### flow/design.v
module s_sat_13_12 #(
    parameter   WIN  = 13,
    parameter   WOUT = 12
)(
    input  signed     [WIN-1:0]  din,
    output reg signed [WOUT-1:0] dout
);
always  @(*) begin
    if ((din[WIN-1] == 1'b1) && (din[WIN-2:WOUT-1] != { {WIN-WOUT}{1'b1} })) begin
        dout = {1'b1,{{WOUT-1}{1'b0}}};
    end
    else if ((din[WIN-1] == 1'b0) && (din[WIN-2:WOUT-1] != { {WIN-WOUT}{1'b0} })) begin
        dout = {1'b0,{{WOUT-1}{1'b1}}};
    end
    else begin
        dout = din[WOUT-1:0];
    end
end
endmodule
module s_sat_22_12 #(
    parameter   WIN  = 22,
    parameter   WOUT = 12
)(
    input  signed     [WIN-1:0]  din,
    output reg signed [WOUT-1:0] dout
);
always  @(*) begin
    if ((din[WIN-1] == 1'b1) && (din[WIN-2:WIN-3] != { 2{1'b1} })) begin
        dout = {1'b1,{{WOUT-1}{1'b0}}};
    end
    else if ((din[WIN-1] == 1'b0) && (din[WIN-2:WIN-3] != { 2{1'b0} })) begin
        dout = {1'b0,{{WOUT-1}{1'b1}}};
    end
    else begin
        dout = din[19:8];
    end
end
endmodule
module butterfly #(
    parameter WD = 12
)(
    input  signed [WD-1:0] din_a_re,
    input  signed [WD-1:0] din_a_im,
    input  signed [WD-1:0] din_b_re,
    input  signed [WD-1:0] din_b_im,
    output signed [WD-1:0] dout_a_re,
    output signed [WD-1:0] dout_a_im,
    output signed [WD-1:0] dout_b_re,
    output signed [WD-1:0] dout_b_im
);
    wire signed [WD:0] add_re, add_im, sub_re, sub_im;
    assign add_re = din_a_re + din_b_re;
    assign add_im = din_a_im + din_b_im;
    assign sub_re = din_a_re - din_b_re;
    assign sub_im = din_a_im - din_b_im;
    s_sat_13_12 sa0 (
        .din(add_re),
        .dout(dout_a_re)
    );
    s_sat_13_12 sa1 (
        .din(add_im),
        .dout(dout_a_im)
    );
    s_sat_13_12 sa2 (
        .din(sub_re),
        .dout(dout_b_re)
    );
    s_sat_13_12 sa3 (
        .din(sub_im),
        .dout(dout_b_im)
    );
endmodule
module tf_multi #(
    parameter WD   = 12,
    parameter WNRD = 9
)(
    input  signed [WD-1:0]   din_re,
    input  signed [WD-1:0]   din_im,
    input  signed [WNRD-1:0] wnr_re,
    input  signed [WNRD-1:0] wnr_im,
    output signed [WD-1:0]   dout_re,
    output signed [WD-1:0]   dout_im
);
    wire signed [WD+WNRD-1:0] m0, m1, m2, m3;
    assign m0 = din_re * wnr_re;
    assign m1 = din_im * wnr_im;
    assign m2 = din_re * wnr_im;
    assign m3 = din_im * wnr_re;
    wire signed [WD+WNRD:0] s0, s1;
    assign s0 = m0 - m1;     
    assign s1 = m2 + m3;     
    s_sat_22_12 sat0
    (
        .din(s0),
        .dout(dout_re)
    );
    s_sat_22_12 sat1
    (
        .din(s1),
        .dout(dout_im)
    );
endmodule
module fft_16 #(
    parameter WD = 12,
    parameter WNRD = 9
)(
    input                  clk,
    input                  rst_n,
    input                  en,
    input  signed [WD-1:0] sin_re,
    input  signed [WD-1:0] sin_im,
    output signed [WD-1:0] sout_re,
    output signed [WD-1:0] sout_im
);
    localparam W16_1_RE = 9'b011101100;
    localparam W16_1_IM = 9'b110011110;
    localparam W16_2_RE = 9'b010110101;
    localparam W16_2_IM = 9'b101001010;
    localparam W16_3_RE = 9'b001100001;
    localparam W16_3_IM = 9'b100010011;
    localparam W16_4_RE = 9'b000000000;
    localparam W16_4_IM = 9'b100000000;
    localparam W16_5_RE = 9'b110011110;
    localparam W16_5_IM = 9'b100010011;
    localparam W16_6_RE = 9'b101001010;
    localparam W16_6_IM = 9'b101001010;
    localparam W16_7_RE = 9'b100010011;
    localparam W16_7_IM = 9'b110011110;
    reg [3:0] count;
    reg  signed [WNRD-1:0] w1_re, w1_im, w2_re, w2_im;
    wire signed [WNRD-1:0] w3_re, w3_im;
    reg  signed [WD-1:0] d1_re [0:7];
    reg  signed [WD-1:0] d1_im [0:7];
    wire signed [WD-1:0] bf1_a_re;
    wire signed [WD-1:0] bf1_a_im;
    wire signed [WD-1:0] bf1_b_re;
    wire signed [WD-1:0] bf1_b_im;
    wire signed [WD-1:0] mux1_a_re;
    wire signed [WD-1:0] mux1_a_im;
    wire signed [WD-1:0] mux1_b_re;
    wire signed [WD-1:0] mux1_b_im;
    wire signed [WD-1:0] tf1_re;
    wire signed [WD-1:0] tf1_im;
    wire signed [WD-1:0] mux1_out_re;
    wire signed [WD-1:0] mux1_out_im;
    reg signed  [WD-1:0] stage1_out_re;
    reg signed  [WD-1:0] stage1_out_im;
    reg  signed [WD-1:0] d2_re [0:3];
    reg  signed [WD-1:0] d2_im [0:3];
    wire signed [WD-1:0] bf2_a_re;
    wire signed [WD-1:0] bf2_a_im;
    wire signed [WD-1:0] bf2_b_re;
    wire signed [WD-1:0] bf2_b_im;
    wire signed [WD-1:0] mux2_a_re;
    wire signed [WD-1:0] mux2_a_im;
    wire signed [WD-1:0] mux2_b_re;
    wire signed [WD-1:0] mux2_b_im;
    wire signed [WD-1:0] tf2_re;
    wire signed [WD-1:0] tf2_im;
    wire signed [WD-1:0] mux2_out_re;
    wire signed [WD-1:0] mux2_out_im;
    reg signed  [WD-1:0] stage2_out_re;
    reg signed  [WD-1:0] stage2_out_im;
    reg  signed [WD-1:0] d3_re [0:1];
    reg  signed [WD-1:0] d3_im [0:1];
    wire signed [WD-1:0] bf3_a_re;
    wire signed [WD-1:0] bf3_a_im;
    wire signed [WD-1:0] bf3_b_re;
    wire signed [WD-1:0] bf3_b_im;
    wire signed [WD-1:0] mux3_a_re;
    wire signed [WD-1:0] mux3_a_im;
    wire signed [WD-1:0] mux3_b_re;
    wire signed [WD-1:0] mux3_b_im;
    wire signed [WD-1:0] tf3_re;
    wire signed [WD-1:0] tf3_im;
    wire signed [WD-1:0] mux3_out_re;
    wire signed [WD-1:0] mux3_out_im;
    reg signed  [WD-1:0] stage3_out_re;
    reg signed  [WD-1:0] stage3_out_im;
    reg  signed [WD-1:0] d4_re;
    reg  signed [WD-1:0] d4_im;
    wire signed [WD-1:0] bf4_a_re;
    wire signed [WD-1:0] bf4_a_im;
    wire signed [WD-1:0] bf4_b_re;
    wire signed [WD-1:0] bf4_b_im;
    wire signed [WD-1:0] mux4_a_re;
    wire signed [WD-1:0] mux4_a_im;
    wire signed [WD-1:0] mux4_b_re;
    wire signed [WD-1:0] mux4_b_im;
    reg signed  [WD-1:0] stage4_out_re;
    reg signed  [WD-1:0] stage4_out_im;
    always @(posedge clk) begin
        if (!rst_n)
            count <= 4'd0;
        else if (en)
            count <= count + 1'b1;
        else
            count <= 4'd0;
    end
    assign mux1_a_re = (count[3])? bf1_a_re : d1_re[7];
    assign mux1_a_im = (count[3])? bf1_a_im : d1_im[7];
    assign mux1_b_re = (count[3])? bf1_b_re : sin_re;
    assign mux1_b_im = (count[3])? bf1_b_im : sin_im;
    assign mux1_out_re = ((count > 4'd0) & (count < 4'd8))? tf1_re : mux1_a_re;      
    assign mux1_out_im = ((count > 4'd0) & (count < 4'd8))? tf1_im : mux1_a_im;
    always @(*) begin
        w1_re <= W16_1_RE;
        w1_im <= W16_1_IM;
        case(count)
            4'd2: begin
                w1_re <= W16_2_RE;
                w1_im <= W16_2_IM;
            end
            4'd3: begin
                w1_re <= W16_3_RE;
                w1_im <= W16_3_IM;
            end
            4'd4: begin
                w1_re <= W16_4_RE;
                w1_im <= W16_4_IM;
            end
            4'd5: begin
                w1_re <= W16_5_RE;
                w1_im <= W16_5_IM;
            end
            4'd6: begin
                w1_re <= W16_6_RE;
                w1_im <= W16_6_IM;
            end
            4'd7: begin
                w1_re <= W16_7_RE;
                w1_im <= W16_7_IM;
            end
            default: begin
                w1_re <= W16_1_RE;
                w1_im <= W16_1_IM;
            end
        endcase
    end
    assign mux2_a_re = ((count == 0) | (count > 12) | (count > 4 & count < 9))? bf2_a_re : d2_re[3];
    assign mux2_a_im = ((count == 0) | (count > 12) | (count > 4 & count < 9))? bf2_a_im : d2_im[3];
    assign mux2_b_re = ((count == 0) | (count > 12) | (count > 4 & count < 9))? bf2_b_re : stage1_out_re;
    assign mux2_b_im = ((count == 0) | (count > 12) | (count > 4 & count < 9))? bf2_b_im : stage1_out_im;
    assign mux2_out_re = ((count > 1 & count < 5) | (count > 9 & count < 13))? tf2_re : mux2_a_re;
    assign mux2_out_im = ((count > 1 & count < 5) | (count > 9 & count < 13))? tf2_im : mux2_a_im;
    always @(*) begin
        w2_re <= W16_2_RE;
        w2_im <= W16_2_IM;
        case(count)
            4'd3: begin
                w2_re <= W16_4_RE;
                w2_im <= W16_4_IM;
            end
            4'd4: begin
                w2_re <= W16_6_RE;
                w2_im <= W16_6_IM;
            end
            4'd11: begin
                w2_re <= W16_4_RE;
                w2_im <= W16_4_IM;
            end
            4'd12: begin
                w2_re <= W16_6_RE;
                w2_im <= W16_6_IM;
            end
            default: begin
                w2_re <= W16_2_RE;
                w2_im <= W16_2_IM;
            end
        endcase
    end
    assign mux3_a_re = (~count[1])?
                        bf3_a_re : d3_re[1];
    assign mux3_a_im = (~count[1])?
                        bf3_a_im : d3_im[1];
    assign mux3_b_re = (~count[1])?
                        bf3_b_re : stage2_out_re;
    assign mux3_b_im = (~count[1])?
                        bf3_b_im : stage2_out_im;
    assign mux3_out_re = ((count==3) | (count==7) | (count==11) | (count==15))? tf3_re : mux3_a_re;
    assign mux3_out_im = ((count==3) | (count==7) | (count==11) | (count==15))? tf3_im : mux3_a_im;
    assign w3_re = W16_4_RE;
    assign w3_im = W16_4_IM;
    assign mux4_a_re = (~count[0])? bf4_a_re : d4_re;
    assign mux4_a_im = (~count[0])? bf4_a_im : d4_im;
    assign mux4_b_re = (~count[0])? bf4_b_re : stage3_out_re;
    assign mux4_b_im = (~count[0])? bf4_b_im : stage3_out_im;
    always @(posedge clk) begin
        if (!rst_n) begin
            d1_re[0] <= 12'd0;
            d1_im[0] <= 12'd0;
            d1_re[1] <= 12'd0;
            d1_im[1] <= 12'd0;
            d1_re[2] <= 12'd0;
            d1_im[2] <= 12'd0;
            d1_re[3] <= 12'd0;
            d1_im[3] <= 12'd0;
            d1_re[4] <= 12'd0;
            d1_im[4] <= 12'd0;
            d1_re[5] <= 12'd0;
            d1_im[5] <= 12'd0;
            d1_re[6] <= 12'd0;
            d1_im[6] <= 12'd0;
            d1_re[7] <= 12'd0;
            d1_im[7] <= 12'd0;
        end
        else begin
            d1_re[0] <= mux1_b_re;
            d1_im[0] <= mux1_b_im;
            d1_re[1] <= d1_re[0];
            d1_im[1] <= d1_im[0];
            d1_re[2] <= d1_re[1];
            d1_im[2] <= d1_im[1];
            d1_re[3] <= d1_re[2];
            d1_im[3] <= d1_im[2];
            d1_re[4] <= d1_re[3];
            d1_im[4] <= d1_im[3];
            d1_re[5] <= d1_re[4];
            d1_im[5] <= d1_im[4];
            d1_re[6] <= d1_re[5];
            d1_im[6] <= d1_im[5];
            d1_re[7] <= d1_re[6];
            d1_im[7] <= d1_im[6];
        end
    end
    butterfly bf1
    (
    .din_a_re   (d1_re[7]),
    .din_a_im   (d1_im[7]),
    .din_b_re   (sin_re),
    .din_b_im   (sin_im),
    .dout_a_re  (bf1_a_re),
    .dout_a_im  (bf1_a_im),
    .dout_b_re  (bf1_b_re),
    .dout_b_im  (bf1_b_im)
    );
    tf_multi tf1
    (
    .din_re     (mux1_a_re),
    .din_im     (mux1_a_im),
    .wnr_re     (w1_re),
    .wnr_im     (w1_im),
    .dout_re    (tf1_re),
    .dout_im    (tf1_im)
    );
    always @(posedge clk) begin
        if (!rst_n) begin
            stage1_out_re <= 12'd0;
            stage1_out_im <= 12'd0;
        end
        else begin
            stage1_out_re <= mux1_out_re;
            stage1_out_im <= mux1_out_im;
        end
    end
    always @(posedge clk) begin
        if (!rst_n) begin
            d2_re[0] <= 12'd0;
            d2_im[0] <= 12'd0;
            d2_re[1] <= 12'd0;
            d2_im[1] <= 12'd0;
            d2_re[2] <= 12'd0;
            d2_im[2] <= 12'd0;
            d2_re[3] <= 12'd0;
            d2_im[3] <= 12'd0;
        end
        else begin
            d2_re[0] <= mux2_b_re;
            d2_im[0] <= mux2_b_im;
            d2_re[1] <= d2_re[0];
            d2_im[1] <= d2_im[0];
            d2_re[2] <= d2_re[1];
            d2_im[2] <= d2_im[1];
            d2_re[3] <= d2_re[2];
            d2_im[3] <= d2_im[2];
        end
    end
    butterfly bf2
    (
    .din_a_re   (d2_re[3]),
    .din_a_im   (d2_im[3]),
    .din_b_re   (stage1_out_re),
    .din_b_im   (stage1_out_im),
    .dout_a_re  (bf2_a_re),
    .dout_a_im  (bf2_a_im),
    .dout_b_re  (bf2_b_re),
    .dout_b_im  (bf2_b_im)
    );
    tf_multi tf2
    (
    .din_re     (mux2_a_re),
    .din_im     (mux2_a_im),
    .wnr_re     (w2_re),
    .wnr_im     (w2_im),
    .dout_re    (tf2_re),
    .dout_im    (tf2_im)
    );
    always @(posedge clk) begin
        if (!rst_n) begin
            stage2_out_re <= 12'd0;
            stage2_out_im <= 12'd0;
        end
        else begin
            stage2_out_re <= mux2_out_re;
            stage2_out_im <= mux2_out_im;
        end
    end
    always @(posedge clk) begin
        if (!rst_n) begin
            d3_re[0] <= 12'd0;
            d3_im[0] <= 12'd0;
            d3_re[1] <= 12'd0;
            d3_im[1] <= 12'd0;
        end
        else begin
            d3_re[0] <= mux3_b_re;
            d3_im[0] <= mux3_b_im;
            d3_re[1] <= d3_re[0];
            d3_im[1] <= d3_im[0];
        end
    end
    butterfly bf3
    (
    .din_a_re   (d3_re[1]),
    .din_a_im   (d3_im[1]),
    .din_b_re   (stage2_out_re),
    .din_b_im   (stage2_out_im),
    .dout_a_re  (bf3_a_re),
    .dout_a_im  (bf3_a_im),
    .dout_b_re  (bf3_b_re),
    .dout_b_im  (bf3_b_im)
    );
    tf_multi tf3
    (
    .din_re     (mux3_a_re),
    .din_im     (mux3_a_im),
    .wnr_re     (w3_re),
    .wnr_im     (w3_im),
    .dout_re    (tf3_re),
    .dout_im    (tf3_im)
    );
    always @(posedge clk) begin
        if (!rst_n) begin
            stage3_out_re <= 12'd0;
            stage3_out_im <= 12'd0;
        end
        else begin
            stage3_out_re <= mux3_out_re;
            stage3_out_im <= mux3_out_im;
        end
    end
    always @(posedge clk) begin
        if (!rst_n) begin
            d4_re <= 12'd0;
            d4_im <= 12'd0;
        end
        else begin
            d4_re <= mux4_b_re;
            d4_im <= mux4_b_im;
        end
    end
    butterfly bf4
    (
    .din_a_re   (d4_re),
    .din_a_im   (d4_im),
    .din_b_re   (stage3_out_re),
    .din_b_im   (stage3_out_im),
    .dout_a_re  (bf4_a_re),
    .dout_a_im  (bf4_a_im),
    .dout_b_re  (bf4_b_re),
    .dout_b_im  (bf4_b_im)
    );
    always @(posedge clk) begin
        if (!rst_n) begin
            stage4_out_re <= 12'd0;
            stage4_out_im <= 12'd0;
        end
        else begin
            stage4_out_re <= mux4_a_re;
            stage4_out_im <= mux4_a_im;
        end
    end
    assign sout_re = stage4_out_re;
    assign sout_im = stage4_out_im;
endmodule
### flow/run.sh
#!/bin/bash
# the make line also repeats each setting of config.mk as NAME=value (left out here)
make -C /OpenROAD-flow-scripts/flow DESIGN_CONFIG=/design/flow/config.mk WORK_HOME=/design/flow/orfs CLKGATE_MAP_FILE= finish
### flow/config.mk
export PLATFORM = sky130hd
export DESIGN_NAME = fft_16
export DESIGN_NICKNAME = fft_16
export VERILOG_FILES = /design/flow/design.v
export SDC_FILE = /design/flow/constraint.sdc
export NUM_CORES = 4
export LEC_CHECK = 0
export ABC_AREA = 1
export CAP_MARGIN = 20
export CORE_MARGIN = 2
export CORE_UTILIZATION = 71
export CTS_CLUSTER_DIAMETER = 222
export SETUP_SLACK_MARGIN = 0.82
export SLEW_MARGIN = 20
### flow/constraint.sdc
create_clock -name core_clock -period 8.49 [get_ports {clk}]
set_input_delay 1.6980 -clock core_clock [delete_from_list [all_inputs] [get_ports {clk}]]
set_output_delay 1.6980 -clock core_clock [all_outputs]
set_load 0.01 [all_outputs]
==> results of run 1 <==
[metrics by stage]
| stage | worst slack [ns] | util, % | setup TNS, ns | hold WS [ns] |
|---|---|---|---|---|
| after floorplan | -0.0981 | - | -1.93 | 0.390 |
| after global placement | -1.18 | 80.5 | -28.00 | 0.391 |
| after detailed placement | -1.34 | 80.5 | -34.25 | 0.395 |
| after CTS | -0.0829 | 85.2 | -1.20 | 0.393 |
| after global routing | -0.707 | 86.7 | -23.37 | 0.419 |
| final | -0.402 | 86.7 | -9.14 | 0.397 |
[what timing repair did]
item,in CTS,in global routing
setup endpoints to repair,48,48
gates cloned,7,1
pin swaps,141,121
gates resized,405,248
setup buffers,71,30
[metal layers]
| layer | global-route usage [%] | wire, um | vias to the layer above |
|---|---|---|---|
| met5 | 0 | 13 | - |
| met4 | 25.8 | 12900 | 2 |
| met3 | 6.00 | 11200 | 824 |
| met2 | 67.8 | 74000 | 2164 |
| met1 | 45.5 | 55900 | 22300 |
| li1 | - | - | 21500 |
[final cells by class]
type | instances | area share (%)
multi-input combinational | 4493 | 61.3
sequential | 460 | 14.5
timing repair buffer | 783 | 9.82
inverter | 1650 | 9.82
clock buffer | 67 | 2.25
tap | 959 | 1.89
clock inverter | 20 | 0.380
timing repair inverter | 1 | 0.0118
==> impl_metrics.csv, run 1 <==
group,metric,value,unit
synth,ff_type,"dfxtp_1",
synth,mux_area_share,0,%
setup_path,crit_arrival,9.33,ns
floorplan,ios,51,
setup_path,critical_path_class,"input pin to flop",
setup_path,cp.required,8.93,ns
drt,viasPerCell,5.54,
setup_path,rrSetupSlack,-0.13,ns
global_routing,grt_pass1_vias,48900,
setup_path,crit_path_start_kind,"input pin",
floorplan,die_x,276,um
worst_hold_path,holdCritStartpoint,"d1_im[6][4]$_SDFF_PN0_",
timing,maxSlewViolCount,0,
synth,common_cells,"inv_1 (1631), nand2_1 (1513), fa_1 (718), ha_1 (575), nor2_1 (485)",
placement,gp_congestion,0.976,
timing,final.setup_skew,0.0245,ns
setup_path,cpPeakStageDelay,0.58,ns
timing,setup_viol,36,
floorplan,dieArea,76300,sq um
synth,aoi_share,7.51,%
timing,fin_ws,-0.402,ns
clocking,cts-root-buf,"clkbuf_16",
synth,synthesis.area,52600,sq um
timing,hold_viol,0,
setup_path,worst-path-stages,40,
clocking,cts_num_sinks,460,
status,violations,"setup timing",
setup_path,crit_family,"adder cells",
clocking,cts_tree,"built",
worst_hold_path,min_to,"d1_im[7][4]$_SDFF_PN0_",
timing,rsz0062_at_grt,"true",
layout,fillers,3983,
timing,min_period,8.89,ns
floorplan,fp.dieH,276,um
timing,finalCritPeriodShare,105,%
placement,io_buffers,50,
setup_path,crit_fanout,5,
synth,avgSynthCellArea,7.77,sq um
synth,ys.flops,460,
drt,finalWirelength,154,mm
placement,dpl_cell_area,58900,sq um
global_routing,antenna_found_initial,1,
timing,worst_pin_slew,1.08,ns
synth,yosys_warnings,15,
layout,final_cells,8433,
layout,syn2layout_area_growth,20.7,%
synth,top_logic_kind,"adder cells",
clocking,clockBufferDepth,3,
synth,fa_ha_area_share,41.0,%
synth,synthMostInstantiatedCell,"inv_1",
synth,top_cells_by_area,"fa_1 (27%), dfxtp_1 (18%), ha_1 (14%), inv_1 (12%), nand2_1 (11%)",
setup_path,regToRegEndpoint,"stage2_out_im[10]$_SDFF_PN0_",
clocking,clk_pin_slew,0.06,ns
setup_path,timing.rr.start,"stage1_out_im[1]$_SDFF_PN0_",
clocking,clock_latency,0.61,ns
global_routing,grt_pass1_wl,241,mm
drt,ant_nets,0,
setup_path,crit_end,"stage1_out_im[7]$_SDFF_PN0_",
drt,n_antenna_cell,0,
status,status,"finished with violations",
layout,logic_area,38900,sq um
synth,yosys_cells,6773,
global_routing,grt.overflow.total,0,
synth,synthCells,6773,
floorplan,core.rowCount,99,
floorplan,coreArea,73200,sq um
job,log.warning_count,137,
layout,finalNetCount,8758,
drt,first_pass_iters,6,
clocking,cts_buffers,49,
synth,synth_cell_types,56,
layout,seq_area,9230,sq um
synth,synthArstFlopShare,0,%
layout,fin_area,63500,sq um
setup_path,crit_path_end_kind,"flop",
clocking,ctsHoldBuffers,0,
placement,dpl.cell_count,8237,
drt,drt_iter0_markers,3868,
synth,ys_seq_share,17.5,%
synth,yosysTopAreaCell,"fa_1",
synth,ys_sh_xor,3.77,%
global_routing,grt_max_degree,112,
setup_path,r2r_cells,43,
job,cap_violations,0,
placement,hpwl,114,mm
synth,yosysChipArea,52600,sq um
synth,syn_nets,8093,
synth,synth-edff-count,0,
timing,fmax,112,MHz
drt,vias,46700,
drt,wl_per_cell,18.2,um
global_routing,gr-usage-all-layers,39.2,%
setup_path,crit_buf_inv,11,
worst_hold_path,min_path_cells,2,
synth,synth_top_area_share,27.3,%
timing,timing.max_slew.rel_slack,27.7,%
setup_path,cpMaxStageDelayCell,"fa_1",
floorplan,fp_util,71.9,%
drt,drc,0,
setup_path,crit_start,"sin_im[0]",
worst_hold_path,hold_class,"flop to flop",
clocking,htreeDepth,2,
synth,synth-simple-area-share,17.1,%
==> run 2, diff against run 1 <==
Settings changed: ABC_AREA 1 to unset, CORE_UTILIZATION 71 to 20, CTS_CLUSTER_DIAMETER 222 to unset, CTS_CLUSTER_SIZE set to 78, GPL_ROUTABILITY_DRIVEN set to 1, PLACE_DENSITY_LB_ADDON set to 0.11, SETUP_SLACK_MARGIN 0.82 to unset.
Clock period 8.49 ns to 17.2 ns, I/O delays scaled along.
==> run 2 against run 1 <==
  * The run now finishes clean
  * Flip-flop count is the same
  * Cell count grew 9.0%
  * Area after synthesis shrank 1.5%
  * Largest cell class unchanged
==> impl_metrics.csv, run 2 <==
group,metric,value,unit
timing,timing.max_slew.rel_slack,28.3,%
setup_path,worst-path-stages,37,
placement,io_buffers,50,
timing,min_period,13.87,ns
floorplan,dieArea,263000,sq um
layout,final_core_util,22.9,%
synth,synthMostInstantiatedCell,"inv_1",
synth,synthesis.area,51800,sq um
status,status,"complete, no violations",
synth,synthArstFlopShare,0,%
global_routing,grt_pass1_wl,261,mm
worst_hold_path,min_path_cells,1,
drt,drt_iter0_markers,1990,
setup_path,crit_start,"sin_im[1]",
clocking,cts_tree,"built",
synth,syn_nets,7096,
worst_hold_path,holdCritStartpoint,"d2_re[2][5]$_SDFF_PN0_",
setup_path,critical_path_class,"input pin to flop",
floorplan,ios,51,
clocking,clockBufferDepth,3,
synth,yosysTopAreaCell,"fa_1",
synth,yosys_cells,5776,
setup_path,crit_arrival,14.46,ns
floorplan,core.rowCount,186,
setup_path,regToRegEndpoint,"stage2_out_im[3]$_SDFF_PN0_",
timing,maxSlewViolCount,0,
global_routing,gr-usage-all-layers,13.1,%
timing,final.setup.tns,0,ns
clocking,clock_latency,0.71,ns
synth,aoi_share,12.8,%
global_routing,antenna_found_initial,10,
clocking,htreeDepth,3,
timing,final.setup_skew,0.0609,ns
synth,top_cells_by_area,"fa_1 (28%), dfxtp_1 (18%), ha_1 (14%), inv_1 (7.7%), a21oi_1 (3.5%)",
drt,wl_per_cell,18.5,um
timing,fmax,72.1,MHz
setup_path,crit_path_start_kind,"input pin",
placement,gp_congestion,0.776,
synth,synth-edff-count,0,
layout,seq_area,9220,sq um
floorplan,die_x,513,um
setup_path,crit_end,"stage1_out_re[8]$_SDFF_PN0_",
synth,synth_top_area_share,27.7,%
timing,worst_pin_slew,1.08,ns
drt,finalWirelength,170,mm
setup_path,cpPeakStageDelay,0.64,ns
timing,fin_ws,3.33,ns
clocking,ctsResizeCount,0,
synth,synth-simple-area-share,12.7,%
synth,yosysChipArea,51800,sq um
global_routing,grt_max_degree,75,
clocking,cts_buffers,66,
synth,synthCells,5776,
floorplan,fp.dieH,513,um
setup_path,crit_buf_inv,4,
layout,fillers,28400,
setup_path,crit_path_end_kind,"flop",
timing,rsz0062_at_grt,"false",
worst_hold_path,min_to,"d2_re[3][5]$_SDFF_PN0_",
synth,avgSynthCellArea,8.97,sq um
setup_path,r2r_cells,37,
worst_hold_path,hold_class,"flop to flop",
setup_path,crit_family,"adder cells",
placement,hpwl,137,mm
clocking,post-cts-setup-buffer-count,0,
timing,setup_viol,0,
drt,viasPerCell,4.13,
drt,first_pass_iters,5,
clocking,ctsHoldBuffers,0,
synth,ys.flops,460,
setup_path,crit_top_cell,"fa_1",
clocking,clk_pin_slew,0.05,ns
clocking,cts-root-buf,"clkbuf_16",
synth,common_cells,"inv_1 (1058), fa_1 (718), ha_1 (575), dfxtp_1 (460), nor2_1 (442)",
global_routing,grt.overflow.total,0,
floorplan,coreArea,257000,sq um
layout,logic_area,37900,sq um
setup_path,cp.required,17.79,ns
drt,drc,0,
clocking,cts_num_sinks,460,
synth,ff_type,"dfxtp_1",
drt,ant_nets,0,
placement,dp_worst_setup_slack,2.62,ns
floorplan,fp_util,20.1,%
job,cap_violations,0,
setup_path,timing.rr.start,"stage1_out_im[1]$_SDFF_PN0_",
synth,top_logic_kind,"adder cells",
synth,yosys_warnings,15,
global_routing,grt_pass1_vias,40700,
layout,syn2layout_area_growth,13.5,%
layout,finalNetCount,7071,
drt,vias,38000,
synth,fa_ha_area_share,42.6,%
setup_path,crit_fanout,11,
job,log.warning_count,130,
synth,mux_area_share,0.502,%
synth,ys_seq_share,17.8,%
timing,finalCritPeriodShare,80.6,%
synth,synth_cell_types,97,
timing,hold_viol,0,
synth,ys_sh_xor,4.26,%
setup_path,rrSetupSlack,5.54,ns
setup_path,cpMaxStageDelayCell,"clkdlybuf4s50_1",
run 2: routing by layer:
layer | track usage [%] | up-vias | routed length [um]
li1 | - | 18400 | -
met1 | 17.3 | 18900 | 77800
met2 | 22.8 | 517 | 82800
met3 | 1.67 | 143 | 5530
met4 | 2.90 | 2 | 3430
met5 | 0 | - | 9
run 2: cell type report:
cell class	count	share of cell area, %
multi-input combinational	4022	64.4
tap	3384	7.20
inverter	1065	6.80
clock buffer	82	3.03
sequential	460	15.7
clock inverter	37	0.944
timing repair buffer	136	1.96
antenna	5	0.0213
run 2: stage by stage:
stage | instances | cell area, sq um | hold slack (ns)
after floorplan | 5776 | 51800 | 0.412
after global placement | 9066 | 56500 | 0.413
after detailed placement | 9067 | 56500 | 0.417
after CTS | 9186 | 58800 | 0.395
after global routing | 9187 | 58800 | 0.417
final | 9191 | 58800 | 0.397
==> run 3, diff against run 2 <==
Settings changed: ABC_AREA set to 1, CORE_ASPECT_RATIO set to 1.14, CORE_UTILIZATION 20 to 40, CTS_CLUSTER_DIAMETER set to 373, CTS_CLUSTER_SIZE 78 to unset, GPL_ROUTABILITY_DRIVEN 1 to unset, MAX_ROUTING_LAYER set to met5, PLACE_DENSITY_LB_ADDON 0.11 to unset.
Clock period 17.2 ns to 11.0 ns, I/O delays scaled along.
==> run 3 against run 2 <==
  * Register-to-register slack worse by 4.6 ns
  * Setup slack worse by 2.7 ns
  * Cell count down 6.4%
  * Highest routed layer is now met4
  * Synthesized cell count up 17%
  * Sequential share of layout area up 0.42 points
  * Utilization up 21 points
  * First-iteration DRC count up 2.5%
  * Still clean
==> impl_metrics.csv, run 3 <==
group,metric,value,unit
clocking,clockBufferDepth,3,
synth,top_logic_kind,"adder cells",
setup_path,crit_fanout,11,
global_routing,gr-usage-all-layers,20.9,%
timing,timing.max_slew.rel_slack,19.2,%
layout,seq_area,9210,sq um
setup_path,r2r_cells,43,
synth,yosys_warnings,15,
floorplan,ios,51,
synth,syn_nets,8093,
clocking,ctsHoldBuffers,0,
setup_path,crit_path_start_kind,"input pin",
worst_hold_path,min_path_cells,2,
synth,yosysChipArea,52600,sq um
worst_hold_path,holdCritStartpoint,"d2_im[1][1]$_SDFF_PN0_",
synth,yosysTopAreaCell,"fa_1",
job,log.warning_count,134,
clocking,cts_num_sinks,460,
timing,finalCritPeriodShare,94.5,%
synth,ys_sh_xor,3.77,%
placement,gp_congestion,0.939,
synth,synthMostInstantiatedCell,"inv_1",
synth,ys_seq_share,17.5,%
worst_hold_path,hold_class,"flop to flop",
setup_path,crit_start,"sin_re[0]",
synth,common_cells,"inv_1 (1631), nand2_1 (1513), fa_1 (718), ha_1 (575), nor2_1 (485)",
timing,fin_ws,0.601,ns
layout,syn2layout_area_growth,8.88,%
timing,rsz0062_at_grt,"false",
clocking,htreeDepth,2,
timing,maxSlewViolCount,0,
drt,drt_iter0_markers,2040,
drt,n_antenna_cell,0,
synth,ys.flops,460,
setup_path,cpPeakStageDelay,0.55,ns
global_routing,grt_max_degree,118,
clocking,cts_buffers,52,
floorplan,fp_util,40.2,%
drt,ant_nets,0,
setup_path,cp.required,11.51,ns
job,cap_violations,0,
setup_path,rrSetupSlack,0.94,ns
drt,drc,0,
worst_hold_path,min_to,"d2_im[2][1]$_SDFF_PN0_",
clocking,cts_tree,"built",
layout,final_core_util,43.7,%
synth,top_cells_by_area,"fa_1 (27%), dfxtp_1 (18%), ha_1 (14%), inv_1 (12%), nand2_1 (11%)",
synth,mux_area_share,0,%
floorplan,coreArea,131000,sq um
global_routing,grt_pass1_wl,224,mm
synth,aoi_share,7.51,%
setup_path,crit_arrival,10.91,ns
layout,finalNetCount,8150,
synth,yosys_cells,6773,
setup_path,crit_buf_inv,5,
setup_path,cpMaxStageDelayCell,"clkdlybuf4s50_1",
synth,synth-simple-area-share,17.1,%
floorplan,dieArea,134000,sq um
synth,synth-edff-count,0,
status,status,"complete, no violations",
timing,worst_pin_slew,1.20,ns
synth,ff_type,"dfxtp_1",
setup_path,worst-path-stages,36,
placement,dp_worst_setup_slack,-0.439,ns
setup_path,crit_end,"stage1_out_im[8]$_SDFF_PN0_",
drt,finalWirelength,137,mm
setup_path,critical_path_class,"input pin to flop",
placement,hpwl,114,mm
synth,synth_top_area_share,27.3,%
setup_path,timing.rr.start,"stage1_out_im[2]$_SDFF_PN0_",
drt,wl_per_cell,15.9,um
setup_path,crit_path_end_kind,"flop",
placement,dpl_cell_area,55500,sq um
synth,avgSynthCellArea,7.77,sq um
synth,synth_cell_types,56,
layout,fin_area,57300,sq um
layout,logic_area,36500,sq um
synth,synthArstFlopShare,0,%
synth,synthesis.area,52600,sq um
timing,setup_viol,0,
setup_path,regToRegEndpoint,"stage2_out_im[3]$_SDFF_PN0_",
timing,min_period,10.40,ns
floorplan,fp.dieH,391,um
floorplan,core.rowCount,142,
floorplan,die_x,344,um
clocking,clk_pin_slew,0.07,ns
drt,vias,40900,
layout,fillers,13300,
clocking,cts-root-buf,"clkbuf_16",
timing,final.setup_skew,0.0272,ns
drt,viasPerCell,4.76,
setup_path,crit_family,"adder cells",
timing,final.setup.tns,0,ns
drt,first_pass_iters,5,
synth,fa_ha_area_share,41.0,%
synth,synthCells,6773,
clocking,clock_latency,0.62,ns
placement,io_buffers,50,
timing,hold_viol,0,
timing,fmax,96.2,MHz
global_routing,grt_pass1_vias,42200,
global_routing,grt.overflow.total,0,
global_routing,antenna_found_initial,1,
[run 3: through the flow]
| stage | std cells | hold WS (ns) |
|---|---|---|
| 2_1_floorplan | 6773 | 0.390 |
| 3_3_place_gp | 8504 | 0.391 |
| 3_5_place_dp | 8504 | 0.395 |
| 4_1_cts | 8599 | 0.389 |
| 5_1_grt | 8599 | 0.413 |
| 6_report | 8599 | 0.389 |
[run 3: timing repair]
item / 4_1_cts / 5_1_grt
endpoints found under the hold margin: 0 / 0
gates resized: 0 / 8
setup endpoints to repair: 0 / 23
buffers inserted: 0 / 0
[run 3: area by class of cell]
cell class	instances	share of cell area (%)
Clock buffer	70	2.58
Clock inverter	25	0.433
Inverter	1650	10.8
Multi-Input combinational cell	4490	63.7
Sequential cell	460	16.1
Tap cell	1728	3.78
Timing Repair Buffer	176	2.58
[run 3: layer usage]
metal | GRT usage, % | up-vias | share of wire (%)
met4 | 6.42 | 0 | 3.1
met1 | 26.5 | 19700 | 43
li1 | - | 20300 | -
met2 | 37.3 | 749 | 50
met3 | 1.96 | 181 | 3.7
met5 | 0 | - | 0
==> run 4, diff against run 3 <==
Settings changed: ABC_AREA 1 to unset, CORE_ASPECT_RATIO 1.14 to unset, CTS_CLUSTER_DIAMETER 373 to unset, MAX_ROUTING_LAYER met5 to unset, SETUP_SLACK_MARGIN set to -0.84.
Clock period 11.0 ns to 10.7 ns, I/O delays scaled along.
==> run 4 against run 3 <==
  * The layout now fails its checks (setup timing)
  * Synthesized cell count is 15% lower
  * Critical endpoint is now stage1_out_im[2]$_SDFF_PN0_
  * Largest cell class unchanged
  * Flip-flop count stayed put
  * Register-to-register slack worse by 0.69 ns
  * Utilization is 1.7 points higher
  * Setup slack worse by 0.96 ns
  * Routed wire length is 3.2% lower
  * Sequential share of layout area is 0.37 points lower
  * Die size is 1.5% lower
  * Final area is 2.4% higher
==> impl_metrics.csv, run 4 <==
group,metric,value,unit
status,status,"finished with violations",
status,violations,"setup timing",
setup_path,crit_path_start_kind,"input pin",
timing,setup_viol,24,
placement,dpl.cell_count,7723,
timing,hold_viol,0,
clocking,cts_buffers,54,
layout,final_cells,7826,
floorplan,ios,51,
setup_path,cpPeakStageDelay,0.54,ns
setup_path,crit_buf_inv,7,
global_routing,busiest_layer,"met2",
global_routing,grt_pass1_vias,40200,
timing,final.setup_skew,0.0408,ns
synth,synthMostInstantiatedCell,"inv_1",
global_routing,gr-usage-met1,27.0,%
synth,synth-simple-area-share,12.7,%
setup_path,critical_path_class,"input pin to flop",
synth,avgSynthCellArea,8.97,sq um
setup_path,crit_path_end_kind,"flop",
layout,final_core_util,45.5,%
global_routing,antenna_found_initial,3,
timing,timing.max_slew.rel_slack,28.9,%
floorplan,core.rowCount,132,
global_routing,gr-usage-all-layers,20.4,%
placement,gp_congestion,0.908,
clocking,cts_tree,"built",
setup_path,crit_arrival,11.59,ns
job,log.warning_count,136,
drt,drt_iter0_markers,2282,
synth,syn_nets,7096,
layout,finalNetCount,7358,
synth,synthesis.area,51800,sq um
worst_hold_path,min_to,"d2_re[2][9]$_SDFF_PN0_",
setup_path,cp.required,11.23,ns
global_routing,use_met2,35.4,%
synth,synthArstFlopShare,0,%
synth,mux_area_share,0.502,%
timing,hold_ws,0.423,ns
floorplan,coreArea,129000,sq um
setup_path,crit_end,"stage1_out_im[2]$_SDFF_PN0_",
synth,top_logic_kind,"adder cells",
synth,yosys_warnings,15,
clocking,clockBufferDepth,3,
setup_path,cpMaxStageDelayCell,"fa_1",
clocking,clock_latency,0.65,ns
floorplan,die_x,364,um
synth,yosysChipArea,51800,sq um
placement,dp_worst_setup_slack,-1.11,ns
layout,syn2layout_area_growth,13.1,%
synth,aoi_share,12.8,%
drt,wl_per_cell,16.9,um
worst_hold_path,min_path_cells,1,
drt,finalWirelength,132,mm
synth,ys.flops,460,
synth,ff_type,"dfxtp_1",
clocking,cts-root-buf,"clkbuf_16",
global_routing,grt_pass1_wl,215,mm
floorplan,dieArea,132000,sq um
timing,worst_pin_slew,1.06,ns
worst_hold_path,hold_class,"flop to flop",
floorplan,fp_util,40.2,%
synth,fa_ha_area_share,42.6,%
synth,ys_seq_share,17.8,%
setup_path,crit_fanout,11,
drt,drc,0,
clocking,ctsHoldBuffers,0,
global_routing,grt.overflow.total,0,
clocking,cts_num_sinks,460,
job,cap_violations,0,
drt,first_pass_iters,7,
synth,synth_cell_types,97,
clocking,htreeDepth,2,
timing,maxSlewViolCount,0,
setup_path,worst-path-stages,39,
timing,finalCritPeriodShare,103,%
timing,fin_ws,-0.361,ns
synth,common_cells,"inv_1 (1058), fa_1 (718), ha_1 (575), dfxtp_1 (460), nor2_1 (442)",
synth,synth-edff-count,0,
synth,yosys_cells,5776,
worst_hold_path,holdCritStartpoint,"d2_re[1][9]$_SDFF_PN0_",
setup_path,crit_top_cell,"fa_1",
floorplan,fp.dieH,364,um
synth,yosysTopAreaCell,"fa_1",
setup_path,crit_family,"adder cells",
setup_path,rrSetupSlack,0.25,ns
clocking,clk_pin_slew,0.06,ns
setup_path,crit_start,"sin_re[0]",
synth,synthCells,5776,
synth,synth_top_area_share,27.7,%
timing,fmax,90.4,MHz
global_routing,grt_max_degree,114,
setup_path,r2r_cells,35,
global_routing,grt_util_met3,2.49,%
placement,io_buffers,50,
setup_path,timing.rr.start,"d2_re[3][1]$_SDFF_PN0_",
synth,ys_sh_xor,4.26,%
placement,hpwl,109,mm
drt,ant_nets,0,
setup_path,regToRegEndpoint,"stage2_out_re[10]$_SDFF_PN0_",
drt,viasPerCell,4.99,
timing,min_period,11.06,ns
drt,vias,39100,
synth,top_cells_by_area,"fa_1 (28%), dfxtp_1 (18%), ha_1 (14%), inv_1 (7.7%), a21oi_1 (3.5%)",
run 4: layout make-up:
cell class | count | area (sq um)
diodes | 1 | 2.50
clock buffers | 65 | 1440
clock inverters | 36 | 438
fillers | 12500 | 70300
inverters | 1065 | 4000
multi-input cells | 4022 | 37900
flip-flops and latches | 460 | 9220
well taps | 1742 | 2180
repair buffers | 435 | 3490
run 4: metrics by stage:
step	cell area (sq um)	TNS, ns
2_1_floorplan	51800	-8.94
3_3_place_gp	56700	-25.23
3_5_place_dp	56700	-26.02
4_1_cts	58600	-9.96
5_1_grt	58600	-25.24
6_report	58600	-7.10
run 4: what timing repair did:
item,in CTS,in global routing
buffers inserted,0,0
resized,0,11
endpoints found under the setup margin,0,23
run 4: per-layer routing:
layer  vias up  routed length, um
li1      19000                  -
met3       148               5970
met5         -                 13
met1     19200              59300
met2       741              63800
met4         2               3170
==> run 5, diff against run 4 <==
Settings changed: ABC_AREA set to 1, CORE_UTILIZATION 40 to 72, CTS_CLUSTER_DIAMETER set to 209, CTS_CLUSTER_SIZE set to 79, MAX_ROUTING_LAYER set to met4, PLACE_DENSITY_LB_ADDON set to 0.01, SETUP_SLACK_MARGIN -0.84 to 0.72.
Clock period 10.7 ns to 6.37 ns, I/O delays scaled along.
==> run 5 against run 4 <==
  * The run now fails in global routing (5_1_grt)
  * Synthesized cell count is 17% higher
  * Die size down 43%
  * Area after synthesis rose by 1.5%
==> impl_metrics.csv, run 5 <==
group,metric,value,unit
status,status,"aborted with a tool error",
status,haltStage,"global routing (5_1_grt)",
status,stop_error,"[ERROR GRT-0232] Routing congestion too high. Check the congestion heatmap in the GUI.",
placement,dp_worst_setup_slack,-3.04,ns
synth,synth_cell_types,56,
floorplan,fp_util,72.5,%
placement,gp_congestion,1.09,
synth,ff_type,"dfxtp_1",
synth,synth-simple-area-share,17.1,%
clocking,cts_buffers,9,
synth,common_cells,"inv_1 (1631), nand2_1 (1513), fa_1 (718), ha_1 (575), nor2_1 (485)",
synth,syn_nets,8093,
synth,yosys_warnings,15,
synth,synthMostInstantiatedCell,"inv_1",
synth,synthArstFlopShare,0,%
synth,fa_ha_area_share,41.0,%
floorplan,ios,51,
synth,synthCells,6773,
floorplan,fp.dieH,274,um
floorplan,core.rowCount,99,
clocking,htreeDepth,1,
floorplan,coreArea,72600,sq um
global_routing,gr-usage-all-layers,63.4,%
placement,dpl_cell_area,61100,sq um
synth,synth-edff-count,0,
synth,ys.flops,460,
clocking,ctsHoldBuffers,0,
placement,io_buffers,50,
synth,ys_seq_share,17.5,%
global_routing,grt.overflow.total,3,
clocking,cts-root-buf,"clkbuf_16",
synth,yosysTopAreaCell,"fa_1",
floorplan,dieArea,75200,sq um
floorplan,die_x,274,um
synth,ys_sh_xor,3.77,%
synth,yosysChipArea,52600,sq um
synth,synthesis.area,52600,sq um
placement,dpl.cell_count,8500,
clocking,cts_num_sinks,460,
synth,avgSynthCellArea,7.77,sq um
clocking,clockBufferDepth,3,
synth,top_cells_by_area,"fa_1 (27%), dfxtp_1 (18%), ha_1 (14%), inv_1 (12%), nand2_1 (11%)",
synth,mux_area_share,0,%
synth,top_logic_kind,"adder cells",
placement,hpwl,123,mm
synth,synth_top_area_share,27.3,%
synth,yosys_cells,6773,
synth,aoi_share,7.51,%
-- run 5: timing repair --
action	4_1_cts
buffers inserted	85
cloned	4
gates resized	562
pin swaps	200
endpoints found under the setup margin	48
-- run 5: layer usage --
metal,track usage (%),GRT overflow
met1,62.1,0
met2,85.7,0
met3,37.7,1
met4,60.4,2
met5,-,-
==> run 6, diff against run 5 <==
Settings changed: ABC_AREA 1 to unset, CORE_ASPECT_RATIO set to 1.66, CORE_UTILIZATION 72 to 40, CTS_CLUSTER_DIAMETER 209 to 373, CTS_CLUSTER_SIZE 79 to unset, PLACE_DENSITY_LB_ADDON 0.01 to unset, SETUP_SLACK_MARGIN 0.72 to unset.
Clock period 6.37 ns to 11.0 ns, I/O delays scaled along.
==> run 6 against run 5 <==
  * Now clean on timing, DRC and antenna
  * Die size increased by 76%
  * Synthesized cell count decreased by 15%
  * Area after synthesis decreased by 1.5%
==> impl_metrics.csv, run 6 <==
group,metric,value,unit
status,status,"complete, no violations",
floorplan,die_x,283,um
global_routing,antenna_found_initial,4,
floorplan,dieArea,133000,sq um
synth,fa_ha_area_share,42.6,%
setup_path,regToRegEndpoint,"stage2_out_im[8]$_SDFF_PN0_",
drt,finalWirelength,149,mm
setup_path,cpPeakStageDelay,0.52,ns
synth,synthArstFlopShare,0,%
timing,hold_ws,0.420,ns
setup_path,crit_path_start_kind,"input pin",
clocking,cts_buffers,48,
synth,ff_type,"dfxtp_1",
synth,synth_top_area_share,27.7,%
clocking,cts-root-buf,"clkbuf_16",
worst_hold_path,holdCritStartpoint,"d2_re[0][3]$_SDFF_PN0_",
clocking,cts_tree,"built",
synth,avgSynthCellArea,8.97,sq um
synth,yosys_cells,5776,
placement,hpwl,123,mm
drt,viasPerCell,5.12,
drt,ant_nets,0,
setup_path,cp.required,11.52,ns
job,cap_violations,0,
global_routing,grt.overflow.total,0,
setup_path,critical_path_class,"input pin to flop",
layout,syn2layout_area_growth,14.1,%
setup_path,worst-path-stages,36,
timing,hold_viol,0,
clocking,clockBufferDepth,3,
clocking,htreeDepth,2,
floorplan,fp.dieH,468,um
synth,top_cells_by_area,"fa_1 (28%), dfxtp_1 (18%), ha_1 (14%), inv_1 (7.7%), a21oi_1 (3.5%)",
synth,common_cells,"inv_1 (1058), fa_1 (718), ha_1 (575), dfxtp_1 (460), nor2_1 (442)",
global_routing,gr-usage-all-layers,23.5,%
synth,synth_cell_types,97,
setup_path,r2r_cells,36,
layout,finalNetCount,7378,
floorplan,coreArea,129000,sq um
job,log.warning_count,134,
synth,synth-edff-count,0,
timing,worst_pin_slew,1.13,ns
synth,yosys_warnings,15,
timing,fin_ws,0.263,ns
synth,syn_nets,7096,
setup_path,crit_path_end_kind,"flop",
worst_hold_path,min_to,"d2_re[1][3]$_SDFF_PN0_",
clocking,clock_latency,0.67,ns
placement,dpl_cell_area,56700,sq um
timing,min_period,10.74,ns
setup_path,timing.rr.start,"d2_im[3][2]$_SDFF_PN0_",
synth,aoi_share,12.8,%
synth,synth-simple-area-share,12.7,%
floorplan,ios,51,
setup_path,crit_arrival,11.25,ns
floorplan,fp_util,40.2,%
drt,drt_iter0_markers,1552,
drt,drc,0,
synth,yosysTopAreaCell,"fa_1",
clocking,cts_num_sinks,460,
setup_path,crit_family,"adder cells",
placement,io_buffers,50,
timing,fmax,93.1,MHz
synth,top_logic_kind,"adder cells",
layout,final_cells,7818,
clocking,clk_pin_slew,0.08,ns
setup_path,crit_buf_inv,7,
synth,mux_area_share,0.502,%
timing,maxSlewViolCount,0,
placement,dp_worst_setup_slack,-1.27,ns
timing,finalCritPeriodShare,97.6,%
synth,yosysChipArea,51800,sq um
synth,ys_seq_share,17.8,%
placement,gp_congestion,0.979,
synth,ys_sh_xor,4.26,%
setup_path,crit_start,"sin_im[4]",
drt,first_pass_iters,5,
placement,dpl.cell_count,7698,
drt,wl_per_cell,19.0,um
setup_path,crit_top_cell,"fa_1",
global_routing,grt_max_degree,132,
setup_path,crit_fanout,8,
setup_path,crit_end,"stage1_out_im[11]$_SDFF_PN0_",
global_routing,grt_pass1_wl,234,mm
layout,fin_area,59100,sq um
worst_hold_path,hold_class,"flop to flop",
setup_path,cpMaxStageDelayCell,"fa_1",
timing,timing.max_slew.rel_slack,23.9,%
timing,setup_viol,0,
worst_hold_path,min_path_cells,1,
synth,ys.flops,460,
global_routing,grt_pass1_vias,43400,
timing,final.setup_skew,0.0498,ns
drt,vias,40000,
synth,synthesis.area,51800,sq um
timing,final.setup.tns,0,ns
setup_path,rrSetupSlack,0.54,ns
synth,synthCells,5776,
floorplan,core.rowCount,170,
synth,synthMostInstantiatedCell,"inv_1",
## run 6: metrics by stage
stage	utilization (%)
2_1_floorplan	-
3_3_place_gp	43.9
3_5_place_dp	44.0
4_1_cts	45.5
5_1_grt	45.9
6_report	45.9
## run 6: layout make-up
type                       count  area (sq um)
fill                       12700         69800
multi-input combinational   4023         38200
sequential                   460          9220
inverter                    1065          4000
timing repair buffer         460          3740
tap                         1720          2150
clock buffer                  61          1340
clock inverter                26           435
antenna                        3          7.51
## run 6: metal layers
| layer | vias to the layer above | routed length [um] | global-route usage (%) |
|---|---|---|---|
| met5 | - | 0 | - |
| met4 | 0 | 13900 | 17.5 |
| met3 | 480 | 4190 | 2.06 |
| met2 | 811 | 81600 | 45.3 |
| met1 | 19700 | 49000 | 21.2 |
| li1 | 19000 | - | - |
## run 6: timing repair
action                                 4_1_cts  5_1_grt
buffers inserted                             5       20
pin swaps                                   17       55
resized                                     28       99
endpoints found under the hold margin        0        0
cloned                                       1        3
hold buffers                                 0        0
setup endpoints to repair                   24       36
==> run 7, diff against run 6 <==
Settings changed: ABC_AREA set to 1, CELL_PAD_IN_SITES_DETAIL_PLACEMENT set to 2, CELL_PAD_IN_SITES_GLOBAL_PLACEMENT set to 1, CORE_ASPECT_RATIO 1.66 to 1.35, CORE_MARGIN 2 to 5, CORE_UTILIZATION 40 to 46, CTS_CLUSTER_DIAMETER 373 to unset, GPL_ROUTABILITY_DRIVEN set to 0, HOLD_SLACK_MARGIN set to 0.12, MAX_ROUTING_LAYER met4 to unset, MIN_ROUTING_LAYER set to met2, PLACE_DENSITY_LB_ADDON set to 0.09, SETUP_SLACK_MARGIN set to -0.02, SLEW_MARGIN 20 to 5, TNS_END_PERCENT set to 70.
Clock period 11.0 ns to 12.0 ns, I/O delays scaled along.
==> run 7 against run 6 <==
  * The flow now stops in global routing (5_1_grt)
  * Synthesized cell count grew 17%
  * Area after synthesis increased by 1.5%
  * Die size fell by 8.5%
==> impl_metrics.csv, run 7 <==
group,metric,value,unit
clocking,clockBufferDepth,3,
floorplan,dieArea,121000,sq um
synth,yosysTopAreaCell,"fa_1",
synth,top_logic_kind,"adder cells",
floorplan,core.rowCount,144,
synth,synthesis.area,52600,sq um
status,haltStage,"global routing (5_1_grt)",
floorplan,coreArea,114000,sq um
clocking,cts_buffers,51,
synth,ff_type,"dfxtp_1",
floorplan,fp_util,46.2,%
global_routing,gr-usage-all-layers,97.0,%
synth,yosysChipArea,52600,sq um
synth,synth_cell_types,56,
synth,ys_seq_share,17.5,%
global_routing,grt.overflow.total,8444,
synth,avgSynthCellArea,7.77,sq um
synth,syn_nets,8093,
floorplan,die_x,301,um
clocking,ctsHoldBuffers,0,
placement,dpl_cell_area,54900,sq um
clocking,cts-root-buf,"clkbuf_16",
synth,aoi_share,7.51,%
placement,hpwl,186,mm
synth,mux_area_share,0,%
synth,synth_top_area_share,27.3,%
placement,io_buffers,50,
synth,yosys_cells,6773,
synth,synth-simple-area-share,17.1,%
synth,common_cells,"inv_1 (1631), nand2_1 (1513), fa_1 (718), ha_1 (575), nor2_1 (485)",
synth,fa_ha_area_share,41.0,%
synth,synthMostInstantiatedCell,"inv_1",
synth,ys.flops,460,
synth,synthCells,6773,
synth,yosys_warnings,15,
synth,top_cells_by_area,"fa_1 (27%), dfxtp_1 (18%), ha_1 (14%), inv_1 (12%), nand2_1 (11%)",
clocking,htreeDepth,2,
floorplan,ios,51,
status,stop_error,"[ERROR GRT-0116] Global routing finished with congestion. Check the congestion regions in the DRC Viewer.",
clocking,cts_num_sinks,460,
synth,synth-edff-count,0,
synth,ys_sh_xor,3.77,%
status,status,"aborted with a tool error",
floorplan,fp.dieH,403,um
synth,synthArstFlopShare,0,%
==> run 7: routing by layer <==
metal | global-route usage [%] | overflow
met1 | - | -
met2 | 95.4 | 2292
met5 | 84.5 | 460
met3 | 115 | 4794
met4 | 76.1 | 898
==> run 7: repair_timing <==
item,in CTS
pin swaps,2
buffers inserted,4
gates resized,41
setup endpoints to repair,23
==> run 7: stage by stage <==
stage | worst slack, ns | hold WS (ns) | TNS (ns) | cells
CTS | -0.00965 | 0.406 | -0.0175 | 8359
detailed placement | -1.32 | 0.405 | -15.74 | 8262
global placement | 0.508 | 0.391 | 0 | 8262
floorplan | 2.10 | 0.390 | 0 | 6773
==> run 8, diff against run 7 <==
Settings changed: ABC_AREA 1 to 0, CAP_MARGIN 20 to 5, CORE_ASPECT_RATIO 1.35 to unset, CORE_MARGIN 5 to 8, CORE_UTILIZATION 46 to 68, CTS_CLUSTER_DIAMETER set to 389, CTS_CLUSTER_SIZE set to 99, HOLD_SLACK_MARGIN 0.12 to unset, MAX_ROUTING_LAYER set to met5, MIN_ROUTING_LAYER met2 to unset, PLACE_DENSITY_LB_ADDON 0.09 to 0.07, SETUP_SLACK_MARGIN -0.02 to unset, SLEW_MARGIN 5 to 30, TNS_END_PERCENT 70 to unset.
Clock period 12.0 ns to 11.0 ns, I/O delays scaled along.
==> run 8 against run 7 <==
  * The flow stops in detailed placement (3_5_place_dp)
  * Synthesized cell count is 15% lower
  * Area after synthesis is 1.5% lower
  * Die size is 30% lower
==> impl_metrics.csv, run 8 <==
group,metric,value,unit
status,status,"aborted with a tool error",
status,haltStage,"detailed placement (3_5_place_dp)",
status,stop_error,"Error: detail_place.tcl, 38 bad optional access",
synth,aoi_share,12.8,%
synth,ys.flops,460,
synth,synthArstFlopShare,0,%
synth,fa_ha_area_share,42.6,%
synth,synth-simple-area-share,12.7,%
synth,yosysChipArea,51800,sq um
synth,synth_top_area_share,27.7,%
synth,yosys_cells,5776,
synth,ff_type,"dfxtp_1",
floorplan,die_x,292,um
synth,ys_seq_share,17.8,%
floorplan,fp.dieH,292,um
synth,syn_nets,7096,
synth,ys_sh_xor,4.26,%
synth,avgSynthCellArea,8.97,sq um
synth,top_logic_kind,"adder cells",
synth,mux_area_share,0.502,%
synth,synth-edff-count,0,
floorplan,fp_util,68.5,%
synth,common_cells,"inv_1 (1058), fa_1 (718), ha_1 (575), dfxtp_1 (460), nor2_1 (442)",
synth,synthCells,5776,
synth,synthMostInstantiatedCell,"inv_1",
synth,synthesis.area,51800,sq um
synth,synth_cell_types,97,
floorplan,coreArea,75700,sq um
floorplan,ios,51,
synth,yosys_warnings,15,
synth,top_cells_by_area,"fa_1 (28%), dfxtp_1 (18%), ha_1 (14%), inv_1 (7.7%), a21oi_1 (3.5%)",
placement,io_buffers,50,
floorplan,core.rowCount,101,
synth,yosysTopAreaCell,"fa_1",
floorplan,dieArea,85300,sq um
## run 8: through the flow
stage / worst slack (ns) / hold WS [ns]
floorplan: 0.00323 / 0.412
global placement: -0.805 / 0.412
==> run 9, diff against run 8 <==
Settings changed: ABC_AREA 0 to 1, CAP_MARGIN 5 to 40, CELL_PAD_IN_SITES_GLOBAL_PLACEMENT 1 to 2, CORE_ASPECT_RATIO set to 1.14, CORE_MARGIN 8 to 9, CORE_UTILIZATION 68 to 42, CTS_CLUSTER_DIAMETER 389 to 75, CTS_CLUSTER_SIZE 99 to unset, PLACE_DENSITY_LB_ADDON 0.07 to unset, SETUP_SLACK_MARGIN set to 1.1, SLEW_MARGIN 30 to 20.
Clock period 11.0 ns to 11.2 ns, I/O delays scaled along.
==> run 9 against run 8 <==
  * The run now finishes clean
  * Area after synthesis up 1.5%
  * Die size increased by 62%
  * Synthesized cell count increased by 17%
==> impl_metrics.csv, run 9 <==
group,metric,value,unit
layout,fillers,14100,
timing,timing.max_slew.rel_slack,41.7,%
worst_hold_path,hold_class,"flop to flop",
clocking,clock_latency,0.69,ns
timing,min_period,9.88,ns
synth,yosysTopAreaCell,"fa_1",
synth,common_cells,"inv_1 (1631), nand2_1 (1513), fa_1 (718), ha_1 (575), nor2_1 (485)",
worst_hold_path,min_to,"d1_im[7][3]$_SDFF_PN0_",
placement,io_buffers,50,
job,log.warning_count,133,
drt,vias,43600,
worst_hold_path,holdCritStartpoint,"d1_im[6][3]$_SDFF_PN0_",
clocking,clockBufferDepth,3,
drt,drc,0,
drt,wl_per_cell,21.7,um
placement,dp_worst_setup_slack,-0.242,ns
synth,top_logic_kind,"adder cells",
timing,finalCritPeriodShare,88.2,%
synth,synthMostInstantiatedCell,"inv_1",
floorplan,dieArea,138000,sq um
setup_path,crit_buf_inv,10,
synth,top_cells_by_area,"fa_1 (27%), dfxtp_1 (18%), ha_1 (14%), inv_1 (12%), nand2_1 (11%)",
setup_path,crit_top_cell,"inv_1",
floorplan,fp.dieH,396,um
floorplan,core.rowCount,138,
timing,maxSlewViolCount,0,
synth,synth_top_area_share,27.3,%
timing,worst_pin_slew,0.865,ns
synth,aoi_share,7.51,%
timing,fmax,101,MHz
drt,drt_iter0_markers,1487,
setup_path,timing.rr.start,"count[1]$_SDFF_PN0_",
clocking,htreeDepth,2,
setup_path,cp.required,11.68,ns
synth,avgSynthCellArea,7.77,sq um
timing,final.setup.tns,0,ns
clocking,cts_num_sinks,460,
global_routing,antenna_found_initial,2,
timing,hold_viol,0,
setup_path,crit_arrival,10.35,ns
job,cap_violations,0,
setup_path,crit_start,"sin_re[7]",
synth,yosys_cells,6773,
synth,synth-simple-area-share,17.1,%
synth,synth_cell_types,56,
synth,mux_area_share,0,%
setup_path,crit_fanout,5,
synth,synthArstFlopShare,0,%
status,status,"complete, no violations",
synth,yosys_warnings,15,
global_routing,grt_max_degree,91,
clocking,cts-root-buf,"clkbuf_16",
synth,ff_type,"dfxtp_1",
setup_path,crit_end,"stage1_out_im[0]$_SDFF_PN0_",
setup_path,cpPeakStageDelay,0.56,ns
timing,fin_ws,1.32,ns
global_routing,gr-usage-met1,28.1,%
global_routing,grt_pass1_wl,286,mm
synth,ys.flops,460,
layout,finalNetCount,8187,
drt,ant_nets,0,
layout,seq_area,9210,sq um
setup_path,rrSetupSlack,1.57,ns
floorplan,ios,51,
synth,ys_seq_share,17.5,%
global_routing,grt.overflow.total,0,
drt,finalWirelength,185,mm
global_routing,use_met2,51.5,%
timing,setup_viol,0,
setup_path,regToRegEndpoint,"stage2_out_re[9]$_SDFF_PN0_",
layout,logic_area,37500,sq um
floorplan,fp_util,42.3,%
clocking,clk_pin_slew,0.06,ns
layout,final_core_util,47.3,%
timing,rsz0062_at_grt,"true",
setup_path,crit_path_start_kind,"input pin",
clocking,cts_buffers,55,
worst_hold_path,min_path_cells,2,
global_routing,busiest_layer,"met2",
synth,yosysChipArea,52600,sq um
setup_path,crit_path_end_kind,"flop",
synth,syn_nets,8093,
layout,syn2layout_area_growth,11.7,%
global_routing,grt_util_met3,2.14,%
synth,synthCells,6773,
floorplan,coreArea,124000,sq um
timing,final.setup_skew,0.0748,ns
global_routing,grt_pass1_vias,51100,
setup_path,cpMaxStageDelayCell,"fa_1",
drt,viasPerCell,5.11,
drt,first_pass_iters,5,
setup_path,r2r_cells,35,
synth,synthesis.area,52600,sq um
floorplan,die_x,349,um
synth,fa_ha_area_share,41.0,%
setup_path,crit_family,"adder cells",
setup_path,worst-path-stages,37,
synth,synth-edff-count,0,
clocking,cts_tree,"built",
placement,hpwl,149,mm
setup_path,critical_path_class,"input pin to flop",
synth,ys_sh_xor,3.77,%
global_routing,gr-usage-all-layers,26.2,%
-- run 9: cell type report --
| type | count | share of cell area, % |
|---|---|---|
| Timing Repair Buffer | 205 | 3.09 |
| Clock inverter | 31 | 0.775 |
| Tap cell | 1610 | 3.43 |
| Timing Repair inverter | 1 | 0.0128 |
| Multi-Input combinational cell | 4494 | 63.8 |
| Antenna cell | 1 | 0.00426 |
| Sequential cell | 460 | 15.7 |
| Inverter | 1650 | 10.6 |
| Clock buffer | 69 | 2.59 |
-- run 9: stage by stage --
stage | std cells | instance area, sq um | hold slack (ns)
final | 8521 | 58800 | 0.364
after global routing | 8520 | 58800 | 0.406
after CTS | 8474 | 57500 | 0.362
after detailed placement | 8361 | 55200 | 0.402
after global placement | 8350 | 55100 | 0.392
after floorplan | 6773 | 52600 | 0.390
-- run 9: routing by layer --
metal / part of all wire (%) / routed length (um)
met1: 38 / 70100
met2: 55 / 101000
met3: 2.2 / 4010
met4: 5.3 / 9780
met5: 0 / 0
-- run 9: timing repair --
| action | 4_1_cts | 5_1_grt |
|---|---|---|
| hold buffers | 0 | 0 |
| gates cloned | 4 | 3 |
| resized | 89 | 242 |
| setup buffers | 9 | 38 |
| setup endpoints to repair | 46 | 47 |
| pin swaps | 6 | 34 |
